--- design/flow/config.mk ---
export PLATFORM = sky130hd
export DESIGN_NAME = bolt_exec
export DESIGN_NICKNAME = bolt_exec
export VERILOG_FILES = /design/flow/design.v
export SDC_FILE = /design/flow/constraint.sdc
export NUM_CORES = 4
export LEC_CHECK = 0
export CAP_MARGIN = 20
export CORE_MARGIN = 2
export CORE_UTILIZATION = 12
export SETUP_SLACK_MARGIN = 0.5
export SLEW_MARGIN = 20
--- design/flow/constraint.sdc ---
create_clock -name core_clock -period 6.72 [get_ports {clk}]
set_input_delay 1.3440 -clock core_clock [delete_from_list [all_inputs] [get_ports {clk}]]
set_output_delay 1.3440 -clock core_clock [all_outputs]
set_load 0.01 [all_outputs]
--- design/flow/design.v ---
module control(
    input logic [6:0]op_cc, 
    input logic [2:0]fun3_c, 
    input logic [6:0]fun7_c, 
    input logic calu_br, 
    output logic cmem_wr, 
    output logic cbr, 
    output logic cmem_rd, 
    output logic creg_wr, 
    output logic cmem_reg, 
    output logic [5:0] calu_op, 
    output logic [2:0] cop_a, 
    output logic cop_b, 
    output logic i_type,  
    output logic r_type,
    output logic s_type,
    output logic sb_type,
    output logic u_type,
    output logic uj_type
);
    localparam  
                R_TYPE = 7'b0110011 , 
                R_TYPEW = 7'b0111011 , 
                I_TYPEL = 7'b0000011 , 
                I_TYPE = 7'b0010011 , 
                I_TYPEW = 7'b0011011 , 
                I_TYPEJ = 7'b1100111 , 
                I_TYPEE = 7'b1100111 , 
                S_TYPE = 7'b0100011 , 
                SB_TYPE = 7'b1100011 , 
                U_TYPE = 7'b0010111 , 
                UJ_TYPE = 7'b1101111 ; 
    assign creg_wr = ( (op_cc == R_TYPE) | (op_cc == R_TYPEW) | (op_cc == I_TYPE) | (op_cc == I_TYPEW)
                        | (op_cc == I_TYPEJ) | (op_cc == I_TYPEL) | (op_cc == U_TYPE) | (op_cc == UJ_TYPE)
                        | (op_cc == 7'h37)  
                      ) ? 1'b1 : 1'b0 ;
    assign cop_a = ( (op_cc == R_TYPE) | (op_cc == R_TYPEW) | (op_cc == I_TYPE) | (op_cc == I_TYPEW) | (op_cc == I_TYPEJ)
                        | (op_cc == I_TYPEL) | (op_cc == SB_TYPE)
                    ) ? 1'b1 : 1'b0 ;
    assign cop_b = ( (op_cc == R_TYPE) | (op_cc == R_TYPEW) | (op_cc == SB_TYPE) | (op_cc == S_TYPE)
                    ) ? 1'b1 : 1'b0 ;
    assign cmem_wr = (op_cc == S_TYPE) ? 1'b1 : 1'b0 ;
    assign cmem_rd = (op_cc == I_TYPEL) ? 1'b1 : 1'b0 ;
    assign cmem_reg = (op_cc == I_TYPEL) ? 1'b1 : 1'b0 ;
    assign cbr = (op_cc == SB_TYPE) && (calu_br == 1'b1) ? 1'b1 : 1'b0 ;
    assign i_type = ( (op_cc == I_TYPE) | (op_cc == I_TYPEE) | (op_cc == I_TYPEJ) | (op_cc == I_TYPEL)
                     | (op_cc == I_TYPEW) ) ? 1'b1 : 1'b0 ; 
    assign r_type = ( (op_cc == R_TYPE) | (op_cc == R_TYPEW) ) ? 1'b1 : 1'b0 ;
    assign s_type = (op_cc == S_TYPE) ? 1'b1 : 1'b0 ;
    assign sb_type = (op_cc == SB_TYPE) ? 1'b1 : 1'b0 ;
    assign u_type = (op_cc == U_TYPE) ? 1'b1 : 1'b0 ;
    assign uj_type = (op_cc == UJ_TYPE) ? 1'b1 : 1'b0 ;
    assign calu_op =   ((op_cc == 7'h03) && (fun3_c == 3'h0)) ? 6'd1 :  
                       ((op_cc == 7'h03) && (fun3_c == 3'h1)) ? 6'd2 :   
                       ((op_cc == 7'h03) && (fun3_c == 3'h2)) ? 6'd3 :   
                       ((op_cc == 7'h03) && (fun3_c == 3'h3)) ? 6'd4 :   
                       ((op_cc == 7'h03) && (fun3_c == 3'h4)) ? 6'd5 :   
                       ((op_cc == 7'h03) && (fun3_c == 3'h5)) ? 6'd6 :   
                       ((op_cc == 7'h03) && (fun3_c == 3'h6)) ? 6'd7 :   
                       ((op_cc == 7'h13) && (fun3_c == 3'h0)) ? 6'd8 :   
                       ((op_cc == 7'h13) && (fun3_c == 3'h1) && (fun7_c == 7'h0)) ? 6'd9 :   
                       ((op_cc == 7'h13) && (fun3_c == 3'h2)) ? 6'd10 :   
                       ((op_cc == 7'h13) && (fun3_c == 3'h3)) ? 6'd11 :   
                       ((op_cc == 7'h13) && (fun3_c == 3'h4)) ? 6'd12 :   
                       ((op_cc == 7'h13) && (fun3_c == 3'h5) && (fun7_c == 7'h00)) ? 6'd13 :   
                       ((op_cc == 7'h13) && (fun3_c == 3'h5) && (fun7_c == 7'h20)) ? 6'd14 :   
                       ((op_cc == 7'h13) && (fun3_c == 3'h6)) ? 6'd15 :   
                       ((op_cc == 7'h13) && (fun3_c == 3'h7)) ? 6'd16 :   
                       ((op_cc == 7'h17)) ? 6'd17 :   
                       ((op_cc == 7'h23) && (fun3_c == 3'h0)) ? 6'd18 :   
                       ((op_cc == 7'h23) && (fun3_c == 3'h1)) ? 6'd19 :   
                       ((op_cc == 7'h23) && (fun3_c == 3'h2)) ? 6'd20 :   
                       ((op_cc == 7'h23) && (fun3_c == 3'h3)) ? 6'd21 :   
                       ((op_cc == 7'h33) && (fun3_c == 3'h0) && (fun7_c == 7'h00)) ? 6'd22 :   
                       ((op_cc == 7'h33) && (fun3_c == 3'h0) && (fun7_c == 7'h20)) ? 6'd23 :   
                       ((op_cc == 7'h33) && (fun3_c == 3'h1) && (fun7_c == 7'h00)) ? 6'd24 :   
                       ((op_cc == 7'h33) && (fun3_c == 3'h2) && (fun7_c == 7'h00)) ? 6'd25 :   
                       ((op_cc == 7'h33) && (fun3_c == 3'h3) && (fun7_c == 7'h00)) ? 6'd26 :   
                       ((op_cc == 7'h33) && (fun3_c == 3'h4) && (fun7_c == 7'h00)) ? 6'd27 :   
                       ((op_cc == 7'h33) && (fun3_c == 3'h5) && (fun7_c == 7'h00)) ? 6'd28 :   
                       ((op_cc == 7'h33) && (fun3_c == 3'h5) && (fun7_c == 7'h20)) ? 6'd29 :   
                       ((op_cc == 7'h33) && (fun3_c == 3'h6) && (fun7_c == 7'h00)) ? 6'd30 :   
                       ((op_cc == 7'h33) && (fun3_c == 3'h7) && (fun7_c == 7'h00)) ? 6'd31 :   
                       ((op_cc == 7'h37)) ? 6'd32 :   
                       ((op_cc == 7'h63) && (fun3_c == 3'h0)) ? 6'd33 :   
                       ((op_cc == 7'h63) && (fun3_c == 3'h1)) ? 6'd34 :   
                       ((op_cc == 7'h63) && (fun3_c == 3'h4)) ? 6'd35 :   
                       ((op_cc == 7'h63) && (fun3_c == 3'h5)) ? 6'd36 :   
                       ((op_cc == 7'h63) && (fun3_c == 3'h6)) ? 6'd37 :   
                       ((op_cc == 7'h63) && (fun3_c == 3'h7)) ? 6'd38 :   
                       ((op_cc == 7'h67) && (fun3_c == 3'h0)) ? 6'd39 :   
                       ((op_cc == 7'h6F)) ? 6'd40 : 6'd0 ;  
endmodule
module imm_gen(
        input logic [31:0] instr,  
        output logic [31:0] imm  
    );
    always_comb begin
        imm = 32'd0;
        if (instr[6:0] == 7'h03 || instr[6:0] == 7'h13 || instr[6:0] == 7'h1B || instr[6:0] == 7'h67 || instr[6:0] == 7'h73)begin  
            imm = {{20{instr[31]}}, {instr [31:20]}};
        end
        else if (instr[6:0] == 7'h23)begin  
            imm = { {20{instr[31]}}, {instr [31:25],instr [11:7]}};
        end
        else if (instr[6:0] == 7'h63)begin  
            imm = { {19{instr[31]}},instr[31],instr[7],instr [30:25] ,instr[11:8],1'b0 };
        end
        else if (instr[6:0] == 7'h17 || instr[6:0] == 7'h37)begin  
            imm = {instr[31:12],12'b0};
        end
        else if (instr[6:0] == 7'h6F)begin  
            imm = { {11{instr[31]}}, instr[31], instr[19:12], instr[20], instr[30:21], 1'b0};
        end
    end
endmodule
module alu(
    input logic clk,
    input logic rst,  
    input logic [31:0] aop_a,
    input logic [31:0] aop_b,
    input logic [31:0] aimm,
    input logic [5:0] alu_op,
    input logic [31:0] apc,
    output logic cond,  
    output logic branch,
    output logic [31:0] result
);
always_comb begin
    cond = 1'b0;
    if (alu_op ==  6'd33)begin  
        if (aop_a == aop_b)begin
            cond = 1'b1;
        end 
    end
    if (alu_op ==  6'd34)begin  
        if (aop_a != aop_b)begin
            cond = 1'b1;
        end 
    end
    if (alu_op == 6'd35)begin  
        if ($signed(aop_a) < $signed(aop_b))begin
            cond = 1'b1;
        end 
    end
    if (alu_op == 6'd36)begin  
        if ($signed(aop_a) >= $signed(aop_b))begin
            cond = 1'b1;
        end     
    end
    if ($unsigned(alu_op) == $unsigned(6'd37))begin  
        if (aop_a < aop_b)begin
            cond = 1'b1;
        end 
    end
    if ($unsigned(alu_op) ==  $unsigned(6'd38))begin  
        if (aop_a >= aop_b)begin
            cond = 1'b1;
        end 
    end
end
always_ff @(posedge clk) begin
    if (rst == 1'b1)begin
        result <= 32'd0;
        branch <= 1'b0;
    end
    else begin
    branch <= cond;
    if (alu_op ==  6'd1)begin  
        result <= aop_a + aimm;
    end
    if (alu_op ==  6'd2)begin  
        result <= aop_a + aimm;
    end
    if (alu_op ==  6'd3)begin  
        result <= aop_a + aimm;
    end
    if (alu_op ==  6'd4)begin  
        result <= aop_a + aimm;
    end
    if (alu_op ==  6'd5)begin  
        result <= aop_a + aimm;
    end
    if (alu_op ==  6'd6)begin  
        result <= aop_a + aimm;
    end
    if (alu_op ==  6'd7)begin  
        result <= aop_a + aimm;
    end
    if (alu_op ==  6'd8)begin  
        result <= aop_a + aimm;
    end
    if (alu_op ==  6'd9)begin  
        result <= aop_a << aimm[4:0];
    end
    if (alu_op ==  6'd10)begin  
        result <= $signed(aop_a) < $signed(aimm) ? 32'd1 : 32'd0;
    end
    if ($unsigned(alu_op) == $unsigned(6'd11))begin  
        result <= aop_a < aimm ? 32'd1 : 32'd0;
    end
    if (alu_op ==  6'd12)begin  
        result <= aop_a ^ aimm;
    end
    if (alu_op ==  6'd13)begin  
        result <= aop_a >> aimm[4:0];
    end
    if (alu_op ==  6'd14)begin  
        result <= $signed(aop_a) >>> aimm[4:0];
    end
    if (alu_op ==  6'd15)begin  
        result <= aop_a | aimm;
    end
    if (alu_op ==  6'd16)begin  
        result <= aop_a & aimm;
    end
    if (alu_op ==  6'd17)begin  
        result <= apc + aimm;
    end
    if (alu_op ==  6'd18)begin  
        result <= aop_a + aimm;
    end
    if (alu_op ==  6'd19)begin  
        result <= aop_a + aimm;
    end
    if (alu_op ==  6'd20)begin  
        result <= aop_a + aimm;
    end
    if (alu_op ==  6'd21)begin  
        result <= aop_a + aimm;
    end
    if (alu_op ==  6'd22)begin  
        result <= aop_a + aop_b;
    end
    if (alu_op ==  6'd23)begin  
        result <= aop_a - aop_b;
    end
    if (alu_op ==  6'd24)begin  
        result <= aop_a << aop_b[4:0];
    end
    if (alu_op ==  6'd25)begin  
        result <= $signed(aop_a) < $signed(aop_b) ? 32'd1 : 32'd0;
    end
    if ($unsigned(alu_op) ==  $unsigned(6'd26))begin  
        result <= aop_a < aop_b ? 32'd1 : 32'd0;
    end
    if (alu_op ==  6'd27)begin  
        result <= aop_a ^ aop_b;
    end
    if (alu_op ==  6'd28)begin  
        result <= aop_a >> aop_b[4:0];
    end
    if (alu_op ==  6'd29)begin  
        result <= $signed(aop_a) >>> aop_b[4:0];
    end
    if (alu_op ==  6'd30)begin  
        result <= aop_a | aop_b;
    end
    if (alu_op ==  6'd31)begin  
        result <= aop_a & aop_b;
    end
    if (alu_op ==  6'd32)begin  
        result <= aimm;
    end
    if (alu_op ==  6'd39)begin  
        result <= apc + 32'd4;
    end
    if (alu_op ==  6'd40)begin  
        result <= apc + 32'd4;
    end
    end
end
endmodule
module ifu(
    input logic ibranch,  
    input logic i_typej,  
    input logic sb_type,  
    input logic uj_type,  
    input logic [31:0] iop_a,  
    input logic [31:0] imm,
    input logic [31:0] pci,  
    input logic clk, 
    input logic rst,  
    output logic [31:0] pc  
);
always_ff @(posedge clk) begin
    if (rst == 1'b1)begin
    pc <= 32'd0;
    end
    else if (sb_type == 1'b1 && ibranch == 1'b1)begin  
    pc <= pci + imm;
    end
    else if (i_typej == 1'b1)begin  
    pc <= (iop_a + imm) & 32'hFFFF_FFFE;
    end
    else if (uj_type == 1'b1)begin  
    pc <= pci + imm;
    end
    else begin
        pc <= pci + 32'd4;
    end
end
endmodule
module bolt_exec(
    input logic clk,
    input logic rst,  
    input logic [31:0] instr,  
    input logic [31:0] rs1,  
    input logic [31:0] rs2,  
    input logic [31:0] pc,  
    output logic [31:0] result,  
    output logic [31:0] next_pc,  
    output logic branch,  
    output logic reg_wr,  
    output logic mem_wr,  
    output logic mem_rd  
);
    logic cmem_wr, cbr, cmem_rd, creg_wr, cmem_reg, cop_b;
    logic [2:0] cop_a;
    logic [5:0] calu_op;
    logic i_type, r_type, s_type, sb_type, u_type, uj_type;
    logic [31:0] imm;
    logic cond;
    control u_control (
        .op_cc(instr[6:0]), .fun3_c(instr[14:12]), .fun7_c(instr[31:25]), .calu_br(cond),
        .cmem_wr(cmem_wr), .cbr(cbr), .cmem_rd(cmem_rd), .creg_wr(creg_wr), .cmem_reg(cmem_reg),
        .calu_op(calu_op), .cop_a(cop_a), .cop_b(cop_b),
        .i_type(i_type), .r_type(r_type), .s_type(s_type), .sb_type(sb_type), .u_type(u_type),
        .uj_type(uj_type)
    );
    imm_gen u_imm_gen (.instr(instr), .imm(imm));
    alu u_alu (
        .clk(clk), .rst(rst), .aop_a(rs1), .aop_b(rs2), .aimm(imm), .alu_op(calu_op), .apc(pc),
        .cond(cond), .branch(branch), .result(result)
    );
    ifu u_ifu (
        .ibranch(cbr), .i_typej(calu_op == 6'd39), .sb_type(sb_type), .uj_type(calu_op == 6'd40),
        .iop_a(rs1), .imm(imm), .pci(pc), .clk(clk), .rst(rst), .pc(next_pc)
    );
    always_ff @(posedge clk) begin
        if (rst == 1'b1)begin
            reg_wr <= 1'b0;
            mem_wr <= 1'b0;
            mem_rd <= 1'b0;
        end
        else begin
            reg_wr <= creg_wr;
            mem_wr <= cmem_wr;
            mem_rd <= cmem_rd;
        end
    end
endmodule
--- design/flow/run.sh ---
#!/bin/bash
# the make line also repeats each setting of config.mk as NAME=value (left out here)
make -C /OpenROAD-flow-scripts/flow DESIGN_CONFIG=/design/flow/config.mk WORK_HOME=/design/flow/orfs CLKGATE_MAP_FILE= finish
==> out/qor.csv, run 1 <==
stage;metric;value;unit
status;outcome;finished clean;
placement;RePlAce Congestion;1.11;
power;Sw Pwr;1.78;mW
clock_tree;CTS Hold Bufs;0;
clock_tree;Sink Count;68;
final_timing;setup violators final;0;
placement;pre-CTS setup slack;-0.443;ns
floorplanning;Die X;463;microns
cells_and_area;FF/Latch Area;1360;sq um
synthesis;post-synth top area cell;ha_1;
setup_path;CP startpoint;rs2[1];
power;Flop pwr share;14.6;%
clock_tree;Clock Tree Buf Depth;2;
clock_tree;Clock Pin Slew Worst Setup and Hold Paths;0.08;ns
synthesis;Max-area cell share;12.0;%
global_routing;initial antenna violation count;25;
setup_path;CP cell instances;clkdlybuf4s50_1, buf_4, inv_1, ha_1, o21bai_1, a221o_1, buf_4, o211a_1, a2111oi_0, buf_4, o211a_1, o21a_1, buf_12, xnor2_1, nor2_1, a2111o_1, nor4_1, nor4_1;
clock_tree;CTS Buf Count;9;
cells_and_area;Design Area, Final;36200;sq um
synthesis;most numerous cell in the Yosys netlist;a21oi_1;
setup_path;worst r2r src;u_alu.result[24]$_SDFFE_PP0P_;
setup_path;Max Fanout on Critical Path;5;
routing;DRC viols;0;
final_timing;Worst Hold Margin;0.576;ns
synthesis;Synth Register Bits;68;
placement;DP Area;35400;sq um
setup_path;crit-path leading delay family;AND-OR/OR-AND gates;
global_routing;Total GRT Usage;22.2;%
synthesis;Post-Synthesis Cells;3835;
synthesis;YS chip area;25300;sq um
setup_path;CP max stage delay;0.82;ns
synthesis;syn_area_per_cell;6.59;sq um
flow_run;Max Cap Violations;0;
synthesis;synth unique cells;112;
power;sw frac;53.0;%
floorplanning;die y size;463;microns
synthesis;ys cells;3835;
setup_path;Worst Setup EP;u_alu.result[25]$_SDFFE_PP0P_;
final_timing;final hold violations;0;
synthesis;Cell Area, Synth;25300;sq um
setup_path;r2r setup slk;5.28;ns
setup_path;worst-path cell with the longest stage delay;a2111oi_0;
final_timing;RSZ-0062 raised after global routing;false;
setup_path;WP depth;18;
power;PwrDens;92.6;nW/um^2
global_routing;largest net degree at the start of global routing;40;
final_timing;Fmax achieved;162;MHz
hold_path;Worst Hold Endpoint;u_alu.result[8]$_SDFFE_PP0P_;
synthesis;FFs w/ async S/R, synth;0;%
final_timing;minimum clock period;6.18;ns
setup_path;startpoint types;primary input;
final_timing;Slew HR;19.9;%
synthesis;aoi share;41.4;%
routing;Pre-antenna DRT Iters;6;
floorplanning;FP Core Util;12.1;%
setup_path;Critical Path End Type;flop;
final_timing;fin crit share;92.0;%
cells_and_area;area added between synthesis and finish;43.0;%
flow_run;OpenROAD warning count;174;
power;Pwr top;combinational cells;
routing;wirelength, routed;250000;microns
hold_path;HP Start;u_alu.result[8]$_SDFFE_PP0P_;
routing;initial drt markers;6398;
placement;HPWL after detailed placement;203000;microns
power;Comb. pwr;2.26;mW
synthesis;Synth warnings;4;
power;leakage power;14.8;nW
power;Max VDD drop;0.144;mV
synthesis;sequential-to-total area share from yosys stat;5.39;%
synthesis;adder share;12.3;%
setup_path;reg2reg path depth;4;
setup_path;r2r endpoint;u_alu.result[24]$_SDFFE_PP0P_;
hold_path;Hold WC Path Type;reg -> reg;
clock_tree;Max H-tree Level;3;
clock_tree;CTS tree;yes;
synthesis;Synth Flop Type;dfxtp_1;
setup_path;most used cell, CP;buf_4;
routing;Vias;38800;
synthesis;Syn Nets;4212;
global_routing;Remaining Overflow, GRT;0;
synthesis;Simple Share, Synth;24.6;%
final_timing;worst-margin pin slew;1.20;ns
global_routing;first-pass GRT wire length;330000;microns
floorplanning;die area;214000;sq um
synthesis;mux frac, synth;4.54;%
final_timing;Clock Skews;0;ns
hold_path;worst hold stages;2;
power;P_clk;606;uW
floorplanning;Ports;198;
routing;Antenna Nets Post-Route;0;
cells_and_area;fillers;24100;
final_timing;Slew Limit Fails;0;
setup_path;WP data arrival;6.49;ns
synthesis;Top logic family;AND-OR/OR-AND gates;
placement;Port Buffers;197;
clock_tree;Clock Root Buffer;clkbuf_16;
setup_path;Setup CP Type;in -> reg;
power;P_seq;488;uW
final_timing;setup ws final;0.539;ns
routing;Wirelength per Cell;34.1;microns
global_routing;vias in the first global route;36400;
synthesis;Post-synth top cells;a21oi_1 (386), nand2_1 (358), nor2_1 (349);
floorplanning;core area;210000;sq um
floorplanning;FP Rows;168;
routing;DR vias/cell;5.31;
power;clock power share;18.1;%
setup_path;critical path buffer and inverter count;6;
power;combinational fraction of design power;67.4;%
synthesis;EDFF count, synth;0;
clock_tree;Worst-Skew Late Latency;0.44;ns
power;Int Pwr;1.57;mW
synthesis;XOR Share, Synth;4.09;%
setup_path;CP required;7.03;ns
synthesis;biggest area cells;ha_1 (12%), a21oi_1 (7.6%), dfxtp_1 (5.4%), nand2_1 (5.3%), o21ai_0 (5.3%);
cells_and_area;nets;4873;
cells_and_area;logic area;22400;sq um
## through the flow
| stage | TNS, ns | cells | power (mW) | utilization [%] |
|---|---|---|---|---|
| after global placement | -3.46 | 7281 | 2.64 | 16.9 |
| after CTS | 0 | 7299 | 3.27 | 17.1 |
| final | 0 | 7314 | 3.35 | 17.3 |
| after global routing | 0 | 7307 | 3.44 | 17.2 |
| after detailed placement | -3.96 | 7281 | 2.63 | 16.9 |
| after floorplan | 0 | 3835 | 1.41 | - |
## layer usage
metal	vias up	track usage [%]	wire length (microns)
met5	-	0	38
met3	863	5.58	28600
met4	6	17.7	24700
li1	15900	-	-
met2	3216	32.9	102000
met1	18800	27.2	94400
## cell type report
class	count	share of cell area (%)
clock buffer	12	0.709
timing repair buffer	960	21.9
sequential	68	3.77
clock inverter	4	0.132
inverter	159	1.65
antenna	8	0.0554
tap	2805	9.71
multi-input combinational	3298	62.0
## timing repair
action                                 CTS  global route
gates resized                           21            60
endpoints found under the hold margin    0             0
cloned                                   0             0
pin swaps                                4             5
setup endpoints to repair               24            47
setup buffers                            2             7
==> run 2, diff against run 1 <==
Settings changed: CORE_UTILIZATION 12 to 51, CTS_CLUSTER_DIAMETER set to 370, CTS_CLUSTER_SIZE set to 99, SETUP_SLACK_MARGIN 0.5 to -0.79.
Clock period 6.72 ns to 8.16 ns, I/O delays scaled along.
==> run 2 against run 1 <==
  * The flow now stops in global routing
  * Synthesized cell count is the same
  * Die size shrank 76%
  * Synthesized area is the same
==> out/qor.csv, run 2 <==
stage;metric;value;unit;change
floorplanning;Die X;227;microns;-51%
clock_tree;setup bufs post-CTS;0;;-2
floorplanning;core area;49000;sq um;-77%
status;Run Error;[ERROR GRT-0116] Global routing finished with congestion. Check the congestion regions in the DRC Viewer.;;
synthesis;Synth warnings;4;;unchanged
status;last stage reached;global routing;;
clock_tree;PostCTS Resize Cnt;0;;-100%
placement;DP Area;28700;sq um;-19%
placement;HPWL after detailed placement;135000;microns;-34%
synthesis;Synth Register Bits;68;;unchanged
floorplanning;FP Rows;81;;-52%
placement;Port Buffers;197;;unchanged
clock_tree;Max H-tree Level;3;;unchanged
clock_tree;CTS Hold Bufs;0;;unchanged
synthesis;YS chip area;25300;sq um;unchanged
clock_tree;CTS Buf Count;9;;unchanged
floorplanning;die y size;227;microns;-51%
synthesis;syn_area_per_cell;6.59;sq um;unchanged
synthesis;Post-Synthesis Cells;3835;;unchanged
placement;RePlAce Congestion;1.35;;+22%
synthesis;aoi share;41.4;%;unchanged
synthesis;Simple Share, Synth;24.6;%;unchanged
synthesis;most numerous cell in the Yosys netlist;a21oi_1;;
synthesis;EDFF count, synth;0;;unchanged
global_routing;Total GRT Usage;73.0;%;
floorplanning;FP Core Util;51.6;%;+40 points
clock_tree;Clock Tree Buf Depth;2;;unchanged
synthesis;Cell Area, Synth;25300;sq um;unchanged
synthesis;ys cells;3835;;unchanged
synthesis;adder share;12.3;%;unchanged
placement;# placed instances;4617;;-37%
floorplanning;Ports;198;;unchanged
clock_tree;Sink Count;68;;unchanged
synthesis;Post-synth top cells;a21oi_1 (386), nand2_1 (358), nor2_1 (349);;
global_routing;Remaining Overflow, GRT;5;;
synthesis;Top logic family;AND-OR/OR-AND gates;;
synthesis;Syn Nets;4212;;unchanged
floorplanning;die area;51400;sq um;-76%
synthesis;XOR Share, Synth;4.09;%;unchanged
synthesis;sequential-to-total area share from yosys stat;5.39;%;unchanged
clock_tree;Clock Root Buffer;clkbuf_16;;
synthesis;biggest area cells;ha_1 (12%), a21oi_1 (7.6%), dfxtp_1 (5.4%), nand2_1 (5.3%), o21ai_0 (5.3%);;
synthesis;FFs w/ async S/R, synth;0;%;unchanged
synthesis;Max-area cell share;12.0;%;unchanged
synthesis;post-synth top area cell;ha_1;;
status;outcome;stopped before the end;;
synthesis;synth unique cells;112;;unchanged
synthesis;mux frac, synth;4.54;%;unchanged
synthesis;Synth Flop Type;dfxtp_1;;
[run 2: metrics by stage]
stage          hold WS, ns  worst slack (ns)
2_1_floorplan        0.503              2.31
3_3_place_gp         0.496             0.518
3_5_place_dp         0.503             0.456
4_1_cts              0.528             0.857
[run 2: metal layers]
layer	global-route usage (%)	overflow
met1	76.1	0
met2	84.6	3
met3	61.2	0
met4	67.6	2
met5	33.9	0
==> run 3, diff against run 2 <==
Settings changed: CORE_UTILIZATION 51 to 57, CTS_CLUSTER_DIAMETER 370 to not set, CTS_CLUSTER_SIZE 99 to not set, SETUP_SLACK_MARGIN -0.79 to 0.5, TNS_END_PERCENT set to 20.
Clock period 8.16 ns to 5.6 ns, I/O delays scaled along.
==> run 3 against run 2 <==
  * The flow again stops in global routing
  * Synthesized cell count unchanged
  * Die size shrank 10%
  * Synthesized area unchanged
==> out/qor.csv, run 3 <==
stage;metric;value;unit;change
synthesis;sequential-to-total area share from yosys stat;5.39;%;unchanged
status;outcome;stopped before the end;;
clock_tree;Sink Count;68;;unchanged
placement;HPWL after detailed placement;138000;microns;+2.5%
synthesis;EDFF count, synth;0;;unchanged
synthesis;synth unique cells;112;;unchanged
global_routing;Remaining Overflow, GRT;414;;
synthesis;Top logic family;AND-OR/OR-AND gates;;
synthesis;aoi share;41.4;%;unchanged
clock_tree;Max H-tree Level;3;;unchanged
synthesis;adder share;12.3;%;unchanged
synthesis;XOR Share, Synth;4.09;%;unchanged
synthesis;syn_area_per_cell;6.59;sq um;unchanged
synthesis;Simple Share, Synth;24.6;%;unchanged
clock_tree;Clock Root Buffer;clkbuf_16;;
floorplanning;Ports;198;;unchanged
floorplanning;FP Rows;77;;-4.9%
synthesis;most numerous cell in the Yosys netlist;a21oi_1;;
clock_tree;CTS Buf Count;9;;unchanged
synthesis;biggest area cells;ha_1 (12%), a21oi_1 (7.6%), dfxtp_1 (5.4%), nand2_1 (5.3%), o21ai_0 (5.3%);;
floorplanning;core area;44000;sq um;-10%
status;last stage reached;global routing;;
synthesis;Post-Synthesis Cells;3835;;unchanged
synthesis;Synth Register Bits;68;;unchanged
synthesis;Post-synth top cells;a21oi_1 (386), nand2_1 (358), nor2_1 (349);;
placement;Port Buffers;197;;unchanged
floorplanning;die y size;215;microns;-5.3%
synthesis;FFs w/ async S/R, synth;0;%;unchanged
placement;DP Area;33400;sq um;+16%
global_routing;Total GRT Usage;83.7;%;
clock_tree;CTS Hold Bufs;0;;unchanged
placement;pre-CTS setup slack;-0.998;ns;-1.45 ns
synthesis;post-synth top area cell;ha_1;;
synthesis;Syn Nets;4212;;unchanged
synthesis;Synth Flop Type;dfxtp_1;;
floorplanning;Die X;215;microns;-5.3%
clock_tree;Clock Tree Buf Depth;2;;unchanged
status;Run Error;[ERROR GRT-0116] Global routing finished with congestion. Check the congestion regions in the DRC Viewer.;;
synthesis;Max-area cell share;12.0;%;unchanged
synthesis;Synth warnings;4;;unchanged
floorplanning;FP Core Util;57.4;%;+5.8 points
synthesis;YS chip area;25300;sq um;unchanged
floorplanning;die area;46000;sq um;-10%
synthesis;Cell Area, Synth;25300;sq um;unchanged
synthesis;mux frac, synth;4.54;%;unchanged
synthesis;ys cells;3835;;unchanged
placement;RePlAce Congestion;1.49;;+10%
run 3: timing repair:
action / in CTS
setup buffers: 4
gates cloned: 1
pin swaps: 18
gates resized: 99
endpoints found under the setup margin: 51
run 3: stage by stage:
stage	instances	TNS (ns)
CTS	5184	0
detailed placement	5163	-20.20
global placement	5163	-17.29
floorplan	3835	0
run 3: routing by layer:
| layer | track usage (%) | GRT overflow |
|---|---|---|
| met1 | 84.9 | 26 |
| met2 | 95.4 | 190 |
| met3 | 74.2 | 13 |
| met4 | 79.9 | 180 |
| met5 | 45.6 | 5 |
==> run 4, diff against run 3 <==
Settings changed: CORE_UTILIZATION 57 to 28, CTS_CLUSTER_DIAMETER set to 222, CTS_CLUSTER_SIZE set to 52, SETUP_SLACK_MARGIN 0.5 to -0.46, TNS_END_PERCENT 20 to not set.
Clock period 5.6 ns to 6.5 ns, I/O delays scaled along.
==> run 4 against run 3 <==
  * The layout now fails its checks (negative setup slack)
  * Synthesized area unchanged
  * Synthesized cell count is the same
  * Die size is 100% higher
==> out/qor.csv, run 4 <==
stage;metric;value;unit;change
final_timing;final hold violations;0;;
setup_path;Max Fanout on Critical Path;24;;
cells_and_area;area added between synthesis and finish;37.2;%;
hold_path;worst hold stages;1;;
final_timing;minimum clock period;6.65;ns;
synthesis;Top logic family;AND-OR/OR-AND gates;;
synthesis;syn_area_per_cell;6.59;sq um;unchanged
cells_and_area;final core area utilization;38.6;%;
power;P_clk;606;uW;
synthesis;FFs w/ async S/R, synth;0;%;unchanged
global_routing;vias in the first global route;36900;;
hold_path;HP Start;u_alu.result[20]$_SDFFE_PP0P_;;
setup_path;worst r2r src;u_alu.result[3]$_SDFFE_PP0P_;;
power;clock power share;17.6;%;
synthesis;sequential-to-total area share from yosys stat;5.39;%;unchanged
global_routing;Remaining Overflow, GRT;0;;
clock_tree;Clock Pin Slew Worst Setup and Hold Paths;0.07;ns;
setup_path;startpoint types;primary input;;
synthesis;ys cells;3835;;unchanged
final_timing;setup violators final;10;;
power;Max VDD drop;0.152;mV;
synthesis;Max-area cell share;12.0;%;unchanged
final_timing;worst-margin pin slew;1.31;ns;
clock_tree;CTS tree;yes;;
setup_path;critical path buffer and inverter count;5;;
setup_path;Critical Path End Type;flop;;
synthesis;EDFF count, synth;0;;unchanged
synthesis;Synth Register Bits;68;;unchanged
final_timing;Clock Skews;0;ns;
routing;DRC viols;0;;
synthesis;Synth Flop Type;dfxtp_1;;
clock_tree;setup bufs post-CTS;0;;-4
global_routing;largest net degree at the start of global routing;36;;
floorplanning;Ports;198;;unchanged
synthesis;XOR Share, Synth;4.09;%;unchanged
synthesis;Post-synth top cells;a21oi_1 (386), nand2_1 (358), nor2_1 (349);;
floorplanning;FP Core Util;28.2;%;-29 points
power;sw frac;52.0;%;
setup_path;crit-path leading delay family;AND-OR/OR-AND gates;;
synthesis;Syn Nets;4212;;unchanged
hold_path;Hold WC Path Type;reg -> reg;;
synthesis;adder share;12.3;%;unchanged
synthesis;mux frac, synth;4.54;%;unchanged
synthesis;Synth warnings;4;;unchanged
power;Int Pwr;1.65;mW;
setup_path;Worst Setup EP;u_alu.result[31]$_SDFFE_PP0P_;;
power;PwrDens;99.5;nW/um^2;
global_routing;Total GRT Usage;48.8;%;
placement;pre-CTS setup slack;-0.499;ns;+0.499 ns
power;combinational fraction of design power;68.5;%;
placement;DP Area;34300;sq um;+2.8%
setup_path;Setup CP Type;in -> reg;;
power;Sw Pwr;1.80;mW;
setup_path;WP data arrival;6.99;ns;
global_routing;initial antenna violation count;30;;
routing;DR vias/cell;6.86;;
setup_path;CP required;6.84;ns;
clock_tree;Max H-tree Level;3;;unchanged
power;Flop pwr share;13.9;%;
synthesis;biggest area cells;ha_1 (12%), a21oi_1 (7.6%), dfxtp_1 (5.4%), nand2_1 (5.3%), o21ai_0 (5.3%);;
routing;Pre-antenna DRT Iters;7;;
setup_path;reg2reg path depth;4;;
clock_tree;Clock Tree Buf Depth;2;;unchanged
status;Layout Check Fails;negative setup slack;;
setup_path;WP depth;21;;
clock_tree;Worst-Skew Late Latency;0.42;ns;
setup_path;CP max stage delay;0.65;ns;
setup_path;CP cell instances;clkdlybuf4s50_1, buf_4, mux2i_1, a32o_1, o21ai_2, inv_2, ha_1, a211oi_1, o21ai_0, a31oi_1, buf_4, a211oi_1, buf_4, o31ai_1, a21oi_1, nor2_1, a21oi_1, a31oi_1, nand4b_1, a21o_1, a21oi_1;;
synthesis;YS chip area;25300;sq um;unchanged
floorplanning;Die X;304;microns;+42%
power;P_seq;480;uW;
final_timing;fin crit share;102;%;
global_routing;first-pass GRT wire length;314000;microns;
placement;HPWL after detailed placement;191000;microns;+38%
setup_path;r2r setup slk;5.09;ns;
synthesis;most numerous cell in the Yosys netlist;a21oi_1;;
floorplanning;FP Rows;110;;+43%
placement;# placed instances;5765;;+12%
clock_tree;Sink Count;68;;unchanged
flow_run;OpenROAD warning count;173;;
final_timing;Fmax achieved;150;MHz;
setup_path;CP startpoint;instr[4];;
placement;Port Buffers;197;;unchanged
cells_and_area;nets;4977;;
synthesis;Simple Share, Synth;24.6;%;unchanged
flow_run;Max Cap Violations;0;;
setup_path;r2r endpoint;u_alu.result[3]$_SDFFE_PP0P_;;
routing;wirelength, routed;237000;microns;
synthesis;synth unique cells;112;;unchanged
hold_path;Worst Hold Endpoint;u_alu.result[20]$_SDFFE_PP0P_;;
final_timing;setup ws final;-0.145;ns;
clock_tree;CTS Buf Count;9;;unchanged
placement;RePlAce Congestion;1.14;;-23%
routing;Vias;39800;;
synthesis;post-synth top area cell;ha_1;;
routing;initial drt markers;6852;;
floorplanning;die y size;304;microns;+42%
cells_and_area;Design Area, Final;34700;sq um;
setup_path;worst-path cell with the longest stage delay;o31ai_1;;
synthesis;Post-Synthesis Cells;3835;;unchanged
routing;Antenna Nets Post-Route;0;;
floorplanning;core area;89700;sq um;+100%
power;leakage power;15.2;nW;
final_timing;Slew Limit Fails;0;;
status;outcome;failed layout checks;;
final_timing;Slew HR;12.4;%;
power;Pwr top;combinational cells;;
floorplanning;die area;92700;sq um;+100%
power;Comb. pwr;2.36;mW;
routing;Wirelength per Cell;40.8;microns;
clock_tree;Clock Root Buffer;clkbuf_16;;
cells_and_area;final std cells w/o fill;5795;;
synthesis;aoi share;41.4;%;unchanged
synthesis;Cell Area, Synth;25300;sq um;unchanged
==> run 4: layout make-up <==
cell class	instances	area [sq um]
fillers	9751	55100
multi-input cells	3298	22100
repair buffers	1064	8780
well taps	1176	1470
flip-flops and latches	68	1360
inverters	159	597
clock buffers	12	256
diodes	16	40.0
clock inverters	2	35.0
==> run 4: stage by stage <==
| stage | hold WS [ns] | setup TNS (ns) | power, mW |
|---|---|---|---|
| 3_3_place_gp | 0.498 | -3.45 | 2.72 |
| 2_1_floorplan | 0.503 | 0 | 1.46 |
| 4_1_cts | 0.520 | -0.0853 | 3.32 |
| 6_report | 0.517 | -0.762 | 3.45 |
| 3_5_place_dp | 0.504 | -4.10 | 2.71 |
| 5_1_grt | 0.523 | -2.12 | 3.50 |
==> run 4: timing repair <==
action                                  CTS  global route
hold buffers                              0             0
endpoints found under the setup margin    0             1
resized                                   0             1
==> run 4: metal layers <==
metal	vias to the layer above	track usage, %	wire length, microns
met5	-	0	505
met4	22	35.3	20700
met2	3613	66.1	89200
met1	19100	61.5	91300
li1	16100	-	-
met3	894	20.0	34900
==> run 5, diff against run 4 <==
Settings changed: ABC_AREA set to 1, CORE_ASPECT_RATIO set to 0.54, CORE_UTILIZATION 28 to 45, CTS_CLUSTER_DIAMETER 222 to not set, CTS_CLUSTER_SIZE 52 to not set, PLACE_DENSITY_LB_ADDON set to 0.11, SETUP_SLACK_MARGIN -0.46 to 1.03, TNS_END_PERCENT set to 5.
Clock period 6.5 ns to 3.58 ns, I/O delays scaled along.
==> run 5 against run 4 <==
  * Still fails the layout checks on negative setup slack
  * Sequential power is 68% higher
  * Critical path depth is 26 higher
  * Hold slack worse by 0.044 ns
  * Clock skew stayed put
  * Final cell count is 16% higher
  * Non-clock buffer count is 467 higher
  * Sequential share of layout area is 0.48 points lower
  * Synthesized cell count is 22% higher
  * Via count is 2.5% higher
  * Clock power is 59% higher
  * Clock-buffer cell count is 1 higher
  * Largest cell class unchanged
==> out/qor.csv, run 5 <==
stage;metric;value;unit;change
power;Comb. pwr;4.53;mW;+92%
final_timing;Slew Limit Fails;0;;unchanged
setup_path;Worst Setup EP;u_alu.result[24]$_SDFFE_PP0P_;;
synthesis;most numerous cell in the Yosys netlist;nand2_1;;
setup_path;worst-path cell with the longest stage delay;ha_4;;
setup_path;Max Fanout on Critical Path;6;;-75%
placement;# placed instances;6602;;+15%
final_timing;Worst Hold Margin;0.473;ns;-0.0445 ns
global_routing;first-pass GRT wire length;230000;microns;-27%
routing;wirelength, routed;164000;microns;-31%
synthesis;mux frac, synth;0;%;-4.5 points
synthesis;syn_area_per_cell;5.21;sq um;-21%
clock_tree;Sink Count;68;;unchanged
final_timing;minimum clock period;4.97;ns;
clock_tree;Clock Root Buffer;clkbuf_16;;
flow_run;OpenROAD warning count;176;;+1.7%
routing;DRC viols;0;;unchanged
hold_path;Hold WC Path Type;reg -> reg;;
synthesis;XOR Share, Synth;4.31;%;+0.22 points
setup_path;r2r setup slk;2.76;ns;-2.33 ns
synthesis;Post-synth top cells;nand2_1 (1590), inv_1 (554), nand3_1 (489);;
synthesis;Top logic family;simple AND/OR/NAND/NOR gates;;
synthesis;Synth Register Bits;68;;unchanged
synthesis;sequential-to-total area share from yosys stat;5.58;%;+0.20 points
routing;Wirelength per Cell;24.5;microns;-40%
floorplanning;Ports;198;;unchanged
synthesis;FFs w/ async S/R, synth;0;%;unchanged
routing;Antenna Nets Post-Route;0;;unchanged
final_timing;setup violators final;65;;+55
final_timing;Clock Skews;0;ns;unchanged
cells_and_area;fillers;4483;;-54%
clock_tree;Max H-tree Level;3;;unchanged
clock_tree;Clock Pin Slew Worst Setup and Hold Paths;0.07;ns;about the same
synthesis;biggest area cells;nand2_1 (24%), ha_1 (12%), nand3_1 (10%), inv_1 (8.5%), a21oi_1 (8.0%);;
synthesis;Post-Synthesis Cells;4678;;+22%
clock_tree;CTS Hold Bufs;0;;unchanged
final_timing;RSZ-0062 raised after global routing;true;;
setup_path;Critical Path End Type;flop;;
power;P_seq;805;uW;+68%
global_routing;largest net degree at the start of global routing;64;;+78%
synthesis;ys cells;4678;;+22%
floorplanning;die y size;175;microns;-42%
final_timing;Fmax achieved;201;MHz;
global_routing;vias in the first global route;36600;;-0.88%
cells_and_area;area added between synthesis and finish;62.0;%;
power;Sw Pwr;2.99;mW;+67%
final_timing;worst-margin pin slew;0.849;ns;-0.462 ns
synthesis;Simple Share, Synth;44.0;%;+19 points
setup_path;most used cell, CP;nand2_1;;
power;Int Pwr;3.30;mW;+100%
setup_path;reg2reg path depth;2;;-2
setup_path;worst r2r src;u_alu.result[24]$_SDFFE_PP0P_;;
setup_path;CP required;3.86;ns;-2.98 ns
cells_and_area;final std cells w/o fill;6697;;+16%
final_timing;setup ws final;-1.39;ns;-1.24 ns
setup_path;CP startpoint;instr[3];;
floorplanning;FP Rows;62;;-44%
final_timing;final hold violations;0;;unchanged
synthesis;aoi share;19.7;%;-22 points
setup_path;WP data arrival;5.25;ns;-1.74 ns
status;outcome;failed layout checks;;
floorplanning;Die X;321;microns;+5.4%
routing;DR vias/cell;6.08;;-11%
setup_path;WP depth;47;;+120%
power;leakage power;20.9;nW;+37%
global_routing;initial antenna violation count;6;;-80%
synthesis;synth unique cells;52;;-54%
synthesis;adder share;12.8;%;+0.45 points
global_routing;Remaining Overflow, GRT;0;;unchanged
clock_tree;Clock Tree Buf Depth;2;;unchanged
synthesis;Cell Area, Synth;24400;sq um;-3.5%
flow_run;Max Cap Violations;0;;unchanged
cells_and_area;FF/Latch Area;1360;sq um;unchanged
clock_tree;CTS tree;yes;;
setup_path;CP max stage delay;0.26;ns;-0.39 ns
routing;Pre-antenna DRT Iters;12;;+5
global_routing;Total GRT Usage;55.0;%;+6.2 points
floorplanning;die area;56200;sq um;-39%
setup_path;startpoint types;primary input;;
power;PwrDens;159;nW/um^2;+60%
cells_and_area;logic area;21900;sq um;-1.3%
power;Pwr top;combinational cells;;
setup_path;Setup CP Type;in -> reg;;
synthesis;Synth warnings;4;;unchanged
synthesis;EDFF count, synth;0;;unchanged
power;P_clk;962;uW;+59%
placement;RePlAce Congestion;1.21;;+5.7%
floorplanning;FP Core Util;45.7;%;+18 points
placement;Port Buffers;197;;unchanged
power;combinational fraction of design power;71.9;%;+3.4 points
setup_path;critical path buffer and inverter count;10;;+5
synthesis;Synth Flop Type;dfxtp_1;;
power;Flop pwr share;12.8;%;-1.1 points
power;clock power share;15.3;%;-2.3 points
routing;Vias;40700;;+2.5%
cells_and_area;nets;6356;;+28%
setup_path;r2r endpoint;u_alu.result[24]$_SDFFE_PP0P_;;
power;sw frac;47.5;%;-4.5 points
synthesis;Max-area cell share;24.5;%;+12 points
routing;initial drt markers;7697;;+12%
final_timing;fin crit share;139;%;+37 points
placement;HPWL after detailed placement;133000;microns;-30%
hold_path;HP Start;u_alu.result[30]$_SDFFE_PP0P_;;
setup_path;crit-path leading delay family;simple AND/OR/NAND/NOR gates;;
synthesis;post-synth top area cell;nand2_1;;
final_timing;Slew HR;43.4;%;+31 points
status;Layout Check Fails;negative setup slack;;
synthesis;Syn Nets;5055;;+20%
hold_path;Worst Hold Endpoint;u_alu.result[30]$_SDFFE_PP0P_;;
clock_tree;Worst-Skew Late Latency;0.36;ns;-0.06 ns
power;Max VDD drop;0.209;mV;+38%
clock_tree;CTS Buf Count;9;;unchanged
hold_path;worst hold stages;2;;+1
synthesis;YS chip area;24400;sq um;-3.5%
floorplanning;core area;53400;sq um;-41%
run 5: routing by layer:
layer | vias up | track usage (%) | routed length (microns) | part of all wire, %
li1 | 17700 | - | - | -
met4 | 14 | 28.0 | 11700 | 7.1
met1 | 18400 | 72.7 | 62200 | 38
met3 | 791 | 29.1 | 31800 | 19
met2 | 3827 | 70.8 | 58200 | 35
met5 | - | 1.54 | 444 | 0.27
run 5: area by class of cell:
type	instances	share of cell area, %
multi-input combinational	3775	55.3
timing repair buffer	1531	32.4
inverter	594	5.85
sequential	68	3.44
tap	704	2.23
clock buffer	13	0.633
clock inverter	3	0.117
antenna	9	0.0570
run 5: metrics by stage:
step	total power [mW]	worst slack [ns]	TNS, ns	cell area [sq um]	utilization (%)
4_1_cts	5.88	-1.07	-59.86	38400	72.0
5_1_grt	6.52	-1.53	-76.90	39500	74.0
2_1_floorplan	2.54	-0.601	-22.65	24900	-
3_3_place_gp	4.72	-2.40	-108.93	36700	68.8
6_report	6.30	-1.39	-70.32	39500	74.1
3_5_place_dp	4.76	-2.46	-116.70	36700	68.8
run 5: what timing repair did:
item	4_1_cts	5_1_grt
gates cloned	0	0
resized	307	226
pin swaps	101	106
setup endpoints to repair	65	65
buffers inserted	50	20
==> run 6, diff against run 5 <==
Settings changed: ABC_AREA 1 to not set, CAP_MARGIN 20 to 0, CELL_PAD_IN_SITES_DETAIL_PLACEMENT set to 1, CORE_ASPECT_RATIO 0.54 to 2.0, CORE_MARGIN 2 to 8, CORE_UTILIZATION 45 to 67, CTS_CLUSTER_SIZE set to 60, GPL_TIMING_DRIVEN set to 0, MAX_ROUTING_LAYER set to met5, MIN_ROUTING_LAYER set to met2, PLACE_DENSITY set to 0.78, PLACE_DENSITY_LB_ADDON 0.11 to not set, SETUP_SLACK_MARGIN 1.03 to -0.3, SLEW_MARGIN 20 to 5, TNS_END_PERCENT 5 to not set.
Clock period 3.58 ns to 4.18 ns, I/O delays scaled along.
==> run 6 against run 5 <==
  * The run now fails in detailed placement
  * Synthesized cell count down 18%
  * Synthesized area rose by 3.6%
  * Die size fell by 21%
==> out/qor.csv, run 6 <==
stage;metric;value;unit;change
status;Run Error;[ERROR DPL-0033] detailed placement checks failed during check placement.;;
floorplanning;Ports;198;;unchanged
placement;Port Buffers;195;;-1.0%
placement;RePlAce Congestion;2.70;;+120%
synthesis;most numerous cell in the Yosys netlist;a21oi_1;;
synthesis;Synth warnings;4;;unchanged
synthesis;Top logic family;AND-OR/OR-AND gates;;
synthesis;Synth Flop Type;dfxtp_1;;
synthesis;EDFF count, synth;0;;unchanged
floorplanning;core area;37200;sq um;-30%
synthesis;FFs w/ async S/R, synth;0;%;unchanged
floorplanning;Die X;153;microns;-52%
synthesis;Cell Area, Synth;25300;sq um;+3.6%
synthesis;post-synth top area cell;ha_1;;
synthesis;Synth Register Bits;68;;unchanged
synthesis;XOR Share, Synth;4.09;%;-0.22 points
synthesis;mux frac, synth;4.54;%;+4.5 points
synthesis;adder share;12.3;%;-0.45 points
status;outcome;stopped before the end;;
synthesis;sequential-to-total area share from yosys stat;5.39;%;-0.20 points
synthesis;biggest area cells;ha_1 (12%), a21oi_1 (7.6%), dfxtp_1 (5.4%), nand2_1 (5.3%), o21ai_0 (5.3%);;
synthesis;synth unique cells;112;;+120%
floorplanning;FP Rows;100;;+61%
synthesis;aoi share;41.4;%;+22 points
synthesis;syn_area_per_cell;6.59;sq um;+26%
floorplanning;die area;44600;sq um;-21%
synthesis;Syn Nets;4212;;-17%
synthesis;Post-synth top cells;a21oi_1 (386), nand2_1 (358), nor2_1 (349);;
synthesis;Post-Synthesis Cells;3835;;-18%
floorplanning;FP Core Util;68.0;%;+22 points
synthesis;Max-area cell share;12.0;%;-12 points
synthesis;ys cells;3835;;-18%
status;last stage reached;detailed placement;;
synthesis;YS chip area;25300;sq um;+3.6%
synthesis;Simple Share, Synth;24.6;%;-19 points
floorplanning;die y size;291;microns;+66%
## run 6: metrics by stage
step	cells	worst slack, ns	power (mW)
global placement	4489	-4.76	3.40
floorplan	3835	-0.346	2.30
==> run 7, diff against run 6 <==
Settings changed: ABC_AREA set to 1, CAP_MARGIN 0 to 20, CELL_PAD_IN_SITES_DETAIL_PLACEMENT 1 to not set, CORE_ASPECT_RATIO 2.0 to not set, CORE_MARGIN 8 to 2, CORE_UTILIZATION 67 to 72, CTS_CLUSTER_DIAMETER set to 387, CTS_CLUSTER_SIZE 60 to 100, GPL_TIMING_DRIVEN 0 to not set, MAX_ROUTING_LAYER met5 to not set, MIN_ROUTING_LAYER met2 to not set, PLACE_DENSITY 0.78 to not set, PLACE_DENSITY_LB_ADDON set to 0.0, SETUP_SLACK_MARGIN -0.3 to 0.5, SLEW_MARGIN 5 to 20, TNS_END_PERCENT set to 5.
Clock period 4.18 ns to 2.8 ns, I/O delays scaled along.
==> run 7 against run 6 <==
  * The run again fails in detailed placement
  * Synthesized area fell by 3.5%
  * Synthesized cell count rose by 22%
  * Die size fell by 21%
==> out/qor.csv, run 7 <==
stage;metric;value;unit;change
synthesis;Top logic family;simple AND/OR/NAND/NOR gates;;
synthesis;Post-Synthesis Cells;4678;;+22%
synthesis;EDFF count, synth;0;;unchanged
synthesis;Synth Register Bits;68;;unchanged
synthesis;post-synth top area cell;nand2_1;;
synthesis;Max-area cell share;24.5;%;+12 points
synthesis;Post-synth top cells;nand2_1 (1590), inv_1 (554), nand3_1 (489);;
floorplanning;die y size;188;microns;-35%
synthesis;mux frac, synth;0;%;-4.5 points
synthesis;Synth warnings;4;;unchanged
status;Run Error;[ERROR DPL-0038] Utilization greater than 100%, impossible to legalize;;
synthesis;XOR Share, Synth;4.31;%;+0.22 points
synthesis;sequential-to-total area share from yosys stat;5.58;%;+0.20 points
status;last stage reached;detailed placement;;
floorplanning;Ports;198;;unchanged
synthesis;most numerous cell in the Yosys netlist;nand2_1;;
floorplanning;Die X;188;microns;+23%
floorplanning;die area;35400;sq um;-21%
synthesis;syn_area_per_cell;5.21;sq um;-21%
placement;RePlAce Congestion;1.53;;-43%
synthesis;biggest area cells;nand2_1 (24%), ha_1 (12%), nand3_1 (10%), inv_1 (8.5%), a21oi_1 (8.0%);;
synthesis;FFs w/ async S/R, synth;0;%;unchanged
synthesis;Simple Share, Synth;44.0;%;+19 points
floorplanning;FP Core Util;72.9;%;+4.9 points
synthesis;Synth Flop Type;dfxtp_1;;
synthesis;adder share;12.8;%;+0.45 points
placement;Port Buffers;197;;+1.0%
synthesis;Syn Nets;5055;;+20%
synthesis;aoi share;19.7;%;-22 points
synthesis;ys cells;4678;;+22%
synthesis;synth unique cells;52;;-54%
floorplanning;FP Rows;67;;-33%
synthesis;Cell Area, Synth;24400;sq um;-3.5%
synthesis;YS chip area;24400;sq um;-3.5%
status;outcome;stopped before the end;;
floorplanning;core area;33400;sq um;-10%
-- run 7: through the flow --
stage / instance area, sq um / hold slack [ns] / setup TNS, ns / cells / worst slack (ns)
floorplan: 24900 / 0.490 / -62.72 / 4678 / -1.22
global placement: 35400 / 0.451 / -133.98 / 6248 / -2.59
==> run 8, diff against run 7 <==
Settings changed: ABC_AREA 1 to not set, CORE_UTILIZATION 72 to 28, CTS_CLUSTER_DIAMETER 387 to 238, CTS_CLUSTER_SIZE 100 to 60, PLACE_DENSITY_LB_ADDON 0.0 to not set, SETUP_SLACK_MARGIN 0.5 to -0.44, TNS_END_PERCENT 5 to not set.
Clock period 2.8 ns to 6.5 ns, I/O delays scaled along.
==> run 8 against run 7 <==
  * The layout now fails its checks (negative setup slack)
  * Synthesized area increased by 3.6%
  * Die size increased to 2.6 times the previous value
  * Synthesized cell count decreased by 18%
==> out/qor.csv, run 8 <==
stage;metric;value;unit;change
status;outcome;failed layout checks;;
status;Layout Check Fails;negative setup slack;;
floorplanning;Die X;304;microns;+62%
global_routing;global route hottest layer;met2;;
synthesis;Simple Share, Synth;24.6;%;-19 points
setup_path;CP cell instances;clkdlybuf4s50_1, buf_4, mux2i_1, a32o_1, o21ai_2, inv_2, ha_1, a211oi_1, o21ai_0, a31oi_1, buf_4, a211oi_1, buf_4, o31ai_1, a21oi_1, nor2_1, a21oi_1, a31oi_1, nand4b_1, a21o_1, a21oi_1;;
power;Int Pwr;1.65;mW;
global_routing;vias in the first global route;36900;;
setup_path;r2r endpoint;u_alu.result[3]$_SDFFE_PP0P_;;
floorplanning;core area;89700;sq um;+170%
floorplanning;FP Core Util;28.2;%;-45 points
final_timing;Setup TNS;-0.762;ns;
final_timing;fin crit share;102;%;
setup_path;WP data arrival;6.99;ns;
setup_path;Max Fanout on Critical Path;24;;
synthesis;synth unique cells;112;;+120%
setup_path;WP depth;21;;
synthesis;EDFF count, synth;0;;unchanged
hold_path;HP Start;u_alu.result[20]$_SDFFE_PP0P_;;
flow_run;OpenROAD warning count;173;;
clock_tree;CTS Hold Bufs;0;;
setup_path;reg2reg path depth;4;;
setup_path;startpoint types;primary input;;
clock_tree;setup bufs post-CTS;0;;
setup_path;worst-path cell with the longest stage delay;o31ai_1;;
routing;wirelength, routed;237000;microns;
hold_path;worst hold stages;1;;
clock_tree;CTS tree;yes;;
setup_path;CP max stage delay;0.65;ns;
cells_and_area;nets;4977;;
placement;# placed instances;5765;;
final_timing;setup violators final;10;;
final_timing;final hold violations;0;;
clock_tree;Clock Root Buffer;clkbuf_16;;
synthesis;adder share;12.3;%;-0.45 points
global_routing;largest net degree at the start of global routing;36;;
setup_path;crit-path leading delay family;AND-OR/OR-AND gates;;
power;PwrDens;99.5;nW/um^2;
hold_path;Worst Hold Endpoint;u_alu.result[20]$_SDFFE_PP0P_;;
routing;initial drt markers;6852;;
final_timing;worst-margin pin slew;1.31;ns;
cells_and_area;Design Area, Final;34700;sq um;
placement;HPWL after detailed placement;191000;microns;
synthesis;Synth Flop Type;dfxtp_1;;
cells_and_area;fillers;9751;;
hold_path;Hold WC Path Type;reg -> reg;;
global_routing;Total GRT Usage;48.8;%;
power;combinational fraction of design power;68.5;%;
floorplanning;Ports;198;;unchanged
synthesis;most numerous cell in the Yosys netlist;a21oi_1;;
clock_tree;Worst-Skew Late Latency;0.42;ns;
setup_path;Setup CP Type;in -> reg;;
final_timing;Worst Hold Margin;0.517;ns;
synthesis;YS chip area;25300;sq um;+3.6%
setup_path;critical path buffer and inverter count;5;;
synthesis;Cell Area, Synth;25300;sq um;+3.6%
clock_tree;CTS Buf Count;9;;
placement;RePlAce Congestion;1.14;;-25%
power;clock power share;17.6;%;
cells_and_area;area added between synthesis and finish;37.2;%;
setup_path;worst r2r src;u_alu.result[3]$_SDFFE_PP0P_;;
power;total chip power;3.45;mW;
cells_and_area;FF/Latch Area;1360;sq um;
cells_and_area;final std cells w/o fill;5795;;
power;P_seq;480;uW;
final_timing;minimum clock period;6.65;ns;
synthesis;syn_area_per_cell;6.59;sq um;+26%
global_routing;routing usage on met3;20.0;%;
global_routing;Remaining Overflow, GRT;0;;
routing;Antenna Nets Post-Route;0;;
synthesis;Top logic family;AND-OR/OR-AND gates;;
global_routing;GR Util met2;66.1;%;
global_routing;met1 usage;61.5;%;
routing;DR vias/cell;6.86;;
synthesis;ys cells;3835;;-18%
synthesis;Post-synth top cells;a21oi_1 (386), nand2_1 (358), nor2_1 (349);;
global_routing;initial antenna violation count;30;;
routing;Pre-antenna DRT Iters;7;;
synthesis;Syn Nets;4212;;-17%
synthesis;Synth Register Bits;68;;unchanged
final_timing;Slew HR;12.4;%;
power;P_clk;606;uW;
power;Flop pwr share;13.9;%;
clock_tree;PostCTS Resize Cnt;0;;
power;Pwr top;combinational cells;;
setup_path;Critical Path End Type;flop;;
floorplanning;die y size;304;microns;+62%
final_timing;Slew Limit Fails;0;;
routing;DRC viols;0;;
power;sw frac;52.0;%;
synthesis;XOR Share, Synth;4.09;%;-0.22 points
placement;DP Area;34300;sq um;
synthesis;sequential-to-total area share from yosys stat;5.39;%;-0.20 points
setup_path;Worst Setup EP;u_alu.result[31]$_SDFFE_PP0P_;;
synthesis;Post-Synthesis Cells;3835;;-18%
setup_path;CP startpoint;instr[4];;
routing;Vias;39800;;
routing;Wirelength per Cell;40.8;microns;
power;Max VDD drop;0.152;mV;
setup_path;r2r setup slk;5.09;ns;
synthesis;Max-area cell share;12.0;%;-12 points
synthesis;mux frac, synth;4.54;%;+4.5 points
synthesis;Synth warnings;4;;unchanged
setup_path;CP required;6.84;ns;
global_routing;first-pass GRT wire length;314000;microns;
synthesis;FFs w/ async S/R, synth;0;%;unchanged
synthesis;biggest area cells;ha_1 (12%), a21oi_1 (7.6%), dfxtp_1 (5.4%), nand2_1 (5.3%), o21ai_0 (5.3%);;
clock_tree;Clock Pin Slew Worst Setup and Hold Paths;0.07;ns;
flow_run;Max Cap Violations;0;;
clock_tree;Max H-tree Level;3;;
synthesis;post-synth top area cell;ha_1;;
final_timing;setup ws final;-0.145;ns;
power;Comb. pwr;2.36;mW;
clock_tree;Sink Count;68;;
power;Sw Pwr;1.80;mW;
final_timing;Clock Skews;0;ns;
power;leakage power;15.2;nW;
placement;Port Buffers;197;;unchanged
synthesis;aoi share;41.4;%;+22 points
cells_and_area;logic area;22100;sq um;
clock_tree;Clock Tree Buf Depth;2;;
floorplanning;FP Rows;110;;+64%
final_timing;Fmax achieved;150;MHz;
floorplanning;die area;92700;sq um;+160%
-- run 8: metal layers --
metal	vias up	part of all wire (%)
met5	-	0.21
met4	22	8.8
met3	894	15
met2	3613	38
met1	19100	39
li1	16100	-
-- run 8: final cells by class --
type | instances | share of cell area [%]
clock buffer | 12 | 0.740
sequential | 68 | 3.93
multi-input combinational | 3298 | 63.8
clock inverter | 2 | 0.101
inverter | 159 | 1.72
antenna | 16 | 0.115
tap | 1176 | 4.24
timing repair buffer | 1064 | 25.3
-- run 8: stage by stage --
stage,util (%),setup slack [ns]
3_3_place_gp,38.3,-0.529
5_1_grt,38.6,-0.410
6_report,38.6,-0.145
2_1_floorplan,-,0.978
3_5_place_dp,38.3,-0.499
4_1_cts,38.6,-0.0853
==> run 9, diff against run 8 <==
Settings changed: ABC_AREA set to 1, CAP_MARGIN 20 to 15, CELL_PAD_IN_SITES_DETAIL_PLACEMENT set to 2, CELL_PAD_IN_SITES_GLOBAL_PLACEMENT set to 1, CORE_MARGIN 2 to 9, CTS_CLUSTER_DIAMETER 238 to not set, CTS_CLUSTER_SIZE 60 to 53, GPL_ROUTABILITY_DRIVEN set to 0, HOLD_SLACK_MARGIN set to 0.19, MAX_ROUTING_LAYER set to met4, MIN_ROUTING_LAYER set to met2, PLACE_DENSITY_LB_ADDON set to 0.13, SETUP_SLACK_MARGIN -0.44 to not set, SLEW_MARGIN 20 to 10, TNS_END_PERCENT set to 95.
Clock period 6.5 ns to 3.64 ns, I/O delays scaled along.
==> run 9 against run 8 <==
  * The flow now stops in detailed placement
  * Synthesized area down 3.5%
  * Die size is 5.8% higher
  * Synthesized cell count rose by 22%
==> out/qor.csv, run 9 <==
stage;metric;value;unit;change
synthesis;adder share;12.8;%;+0.45 points
synthesis;ys cells;4678;;+22%
floorplanning;die y size;313;microns;+2.9%
synthesis;aoi share;19.7;%;-22 points
synthesis;mux frac, synth;0;%;-4.5 points
synthesis;YS chip area;24400;sq um;-3.5%
floorplanning;die area;98100;sq um;+5.8%
synthesis;post-synth top area cell;nand2_1;;
synthesis;XOR Share, Synth;4.31;%;+0.22 points
synthesis;sequential-to-total area share from yosys stat;5.58;%;+0.20 points
floorplanning;FP Core Util;28.4;%;+0.26 points
status;outcome;stopped before the end;;
status;last stage reached;detailed placement;;
synthesis;FFs w/ async S/R, synth;0;%;unchanged
synthesis;most numerous cell in the Yosys netlist;nand2_1;;
synthesis;Top logic family;simple AND/OR/NAND/NOR gates;;
synthesis;Max-area cell share;24.5;%;+12 points
synthesis;Syn Nets;5055;;+20%
synthesis;synth unique cells;52;;-54%
placement;Port Buffers;197;;unchanged
floorplanning;core area;85800;sq um;-4.4%
floorplanning;FP Rows;107;;-2.7%
synthesis;Post-Synthesis Cells;4678;;+22%
synthesis;EDFF count, synth;0;;unchanged
synthesis;Post-synth top cells;nand2_1 (1590), inv_1 (554), nand3_1 (489);;
synthesis;Simple Share, Synth;44.0;%;+19 points
status;Run Error;[ERROR DPL-0033] detailed placement checks failed during check placement.;;
synthesis;biggest area cells;nand2_1 (24%), ha_1 (12%), nand3_1 (10%), inv_1 (8.5%), a21oi_1 (8.0%);;
synthesis;Cell Area, Synth;24400;sq um;-3.5%
synthesis;syn_area_per_cell;5.21;sq um;-21%
synthesis;Synth Register Bits;68;;unchanged
floorplanning;Die X;313;microns;+2.9%
synthesis;Synth Flop Type;dfxtp_1;;
synthesis;Synth warnings;4;;unchanged
floorplanning;Ports;198;;unchanged
## run 9: stage by stage
| step | power, mW | hold WS [ns] | instance area [sq um] | setup TNS [ns] | cells |
|---|---|---|---|---|---|
| after floorplan | 2.55 | 0.486 | 25400 | -13.70 | 4678 |
| after global placement | 4.97 | 0.456 | 38200 | -111.26 | 7086 |
==> run 10, diff against run 9 <==
Settings changed: ABC_AREA 1 to not set, CAP_MARGIN 15 to 20, CELL_PAD_IN_SITES_DETAIL_PLACEMENT 2 to not set, CELL_PAD_IN_SITES_GLOBAL_PLACEMENT 1 to not set, CORE_MARGIN 9 to 2, CORE_UTILIZATION 28 to 10, CTS_CLUSTER_SIZE 53 to not set, GPL_ROUTABILITY_DRIVEN 0 to not set, HOLD_SLACK_MARGIN 0.19 to not set, MAX_ROUTING_LAYER met4 to not set, MIN_ROUTING_LAYER met2 to not set, PLACE_DENSITY_LB_ADDON 0.13 to not set, SETUP_SLACK_MARGIN set to 0.5, SLEW_MARGIN 10 to 20, TNS_END_PERCENT 95 to not set.
Clock period 3.64 ns to 9.64 ns, I/O delays scaled along.
==> run 10 against run 9 <==
  * Now clean on timing, DRC and antenna
  * Synthesized area is 3.6% higher
  * Die size rose to 2.6 times the previous value
  * Synthesized cell count fell by 18%
==> out/qor.csv, run 10 <==
stage;metric;value;unit;change
synthesis;synth unique cells;112;;+120%
clock_tree;CTS Hold Bufs;0;;
setup_path;CP cell instances;clkdlybuf4s50_1, inv_1, a2111oi_2, o21ai_0, nand2_1, nand2_1, o21ai_0, inv_1, ha_1, o21ai_0, a211oi_1, and3_1, nand2_1, o21ai_0, a31oi_1, xor2_1, o21bai_1, o311ai_1, nand4b_1, a21o_1, a21oi_1;;
setup_path;Critical Path End Type;flop;;
synthesis;FFs w/ async S/R, synth;0;%;unchanged
synthesis;Synth Flop Type;dfxtp_1;;
clock_tree;Clock Pin Slew Worst Setup and Hold Paths;0.09;ns;
synthesis;Post-Synthesis Cells;3835;;-18%
clock_tree;PostCTS Resize Cnt;0;;
synthesis;YS chip area;25300;sq um;+3.6%
synthesis;Cell Area, Synth;25300;sq um;+3.6%
routing;wirelength, routed;246000;microns;
status;outcome;finished clean;;
placement;Port Buffers;197;;unchanged
synthesis;post-synth top area cell;ha_1;;
clock_tree;Worst-Skew Late Latency;0.45;ns;
clock_tree;Clock Tree Buf Depth;2;;
routing;Wirelength per Cell;33.4;microns;
synthesis;ys cells;3835;;-18%
final_timing;Clock Skews;0;ns;
floorplanning;die y size;507;microns;+62%
synthesis;Top logic family;AND-OR/OR-AND gates;;
flow_run;OpenROAD warning count;175;;
routing;Pre-antenna DRT Iters;7;;
setup_path;critical path buffer and inverter count;3;;
floorplanning;core area;251000;sq um;+190%
routing;Vias;37300;;
clock_tree;Sink Count;68;;
synthesis;Max-area cell share;12.0;%;-12 points
synthesis;Synth Register Bits;68;;unchanged
power;Flop pwr share;15.7;%;
clock_tree;CTS tree;yes;;
hold_path;Hold WC Path Type;reg -> reg;;
synthesis;EDFF count, synth;0;;unchanged
power;Max VDD drop;0.0923;mV;
power;sw frac;55.7;%;
synthesis;most numerous cell in the Yosys netlist;a21oi_1;;
power;Comb. pwr;1.42;mW;
routing;Antenna Nets Post-Route;0;;
cells_and_area;area added between synthesis and finish;29.5;%;
floorplanning;Die X;507;microns;+62%
global_routing;Remaining Overflow, GRT;0;;
power;Pwr top;combinational cells;;
setup_path;worst-path cell with the longest stage delay;clkdlybuf4s50_1;;
final_timing;fin crit share;85.2;%;
flow_run;Max Cap Violations;0;;
floorplanning;FP Core Util;10.1;%;-18 points
final_timing;RSZ-0062 raised after global routing;false;;
synthesis;syn_area_per_cell;6.59;sq um;+26%
synthesis;adder share;12.3;%;-0.45 points
synthesis;biggest area cells;ha_1 (12%), a21oi_1 (7.6%), dfxtp_1 (5.4%), nand2_1 (5.3%), o21ai_0 (5.3%);;
synthesis;aoi share;41.4;%;+22 points
synthesis;Syn Nets;4212;;-17%
routing;DR vias/cell;5.07;;
hold_path;HP Start;u_alu.result[8]$_SDFFE_PP0P_;;
final_timing;Setup TNS;0;ns;
floorplanning;Ports;198;;unchanged
setup_path;WP data arrival;8.54;ns;
synthesis;mux frac, synth;4.54;%;+4.5 points
final_timing;Slew Limit Fails;0;;
floorplanning;die area;257000;sq um;+160%
floorplanning;FP Rows;184;;+72%
synthesis;XOR Share, Synth;4.09;%;-0.22 points
synthesis;sequential-to-total area share from yosys stat;5.39;%;-0.20 points
final_timing;Fmax achieved;122;MHz;
synthesis;Post-synth top cells;a21oi_1 (386), nand2_1 (358), nor2_1 (349);;
synthesis;Synth warnings;4;;unchanged
clock_tree;Clock Root Buffer;clkbuf_16;;
power;P_clk;445;uW;
setup_path;Worst Setup EP;u_alu.result[31]$_SDFFE_PP0P_;;
synthesis;Simple Share, Synth;24.6;%;-19 points
## run 10: per-stage QoR
stage	setup WS (ns)	power (mW)	instances	area, sq um	hold WS [ns]
after global placement	1.19	1.71	7333	32300	0.588
after global routing	1.20	2.24	7354	32700	0.608
after detailed placement	1.31	1.69	7334	32400	0.586
final	1.42	2.21	7361	32700	0.582
after CTS	1.77	2.14	7350	32700	0.596
after floorplan	3.49	0.986	3835	25300	0.503
## run 10: layout make-up
cell class	instances	area share [%]
Timing Repair Buffer	463	12.3
Antenna cell	9	0.0688
Multi-Input combinational cell	3298	67.9
Sequential cell	68	4.16
Clock buffer	9	0.688
Inverter	159	1.82
Clock inverter	7	0.302
Tap cell	3348	12.8
## run 10: metal layers
metal / vias to the layer above / GRT usage [%] / routed length (microns)
met2: 3379 / 26.9 / 100000
met4: 20 / 15.1 / 25600
met5: - / 0 / 150
li1: 14900 / - / -
met3: 956 / 5.75 / 29900
met1: 18100 / 21.6 / 89800
Power and IR drop assume default switching activity.
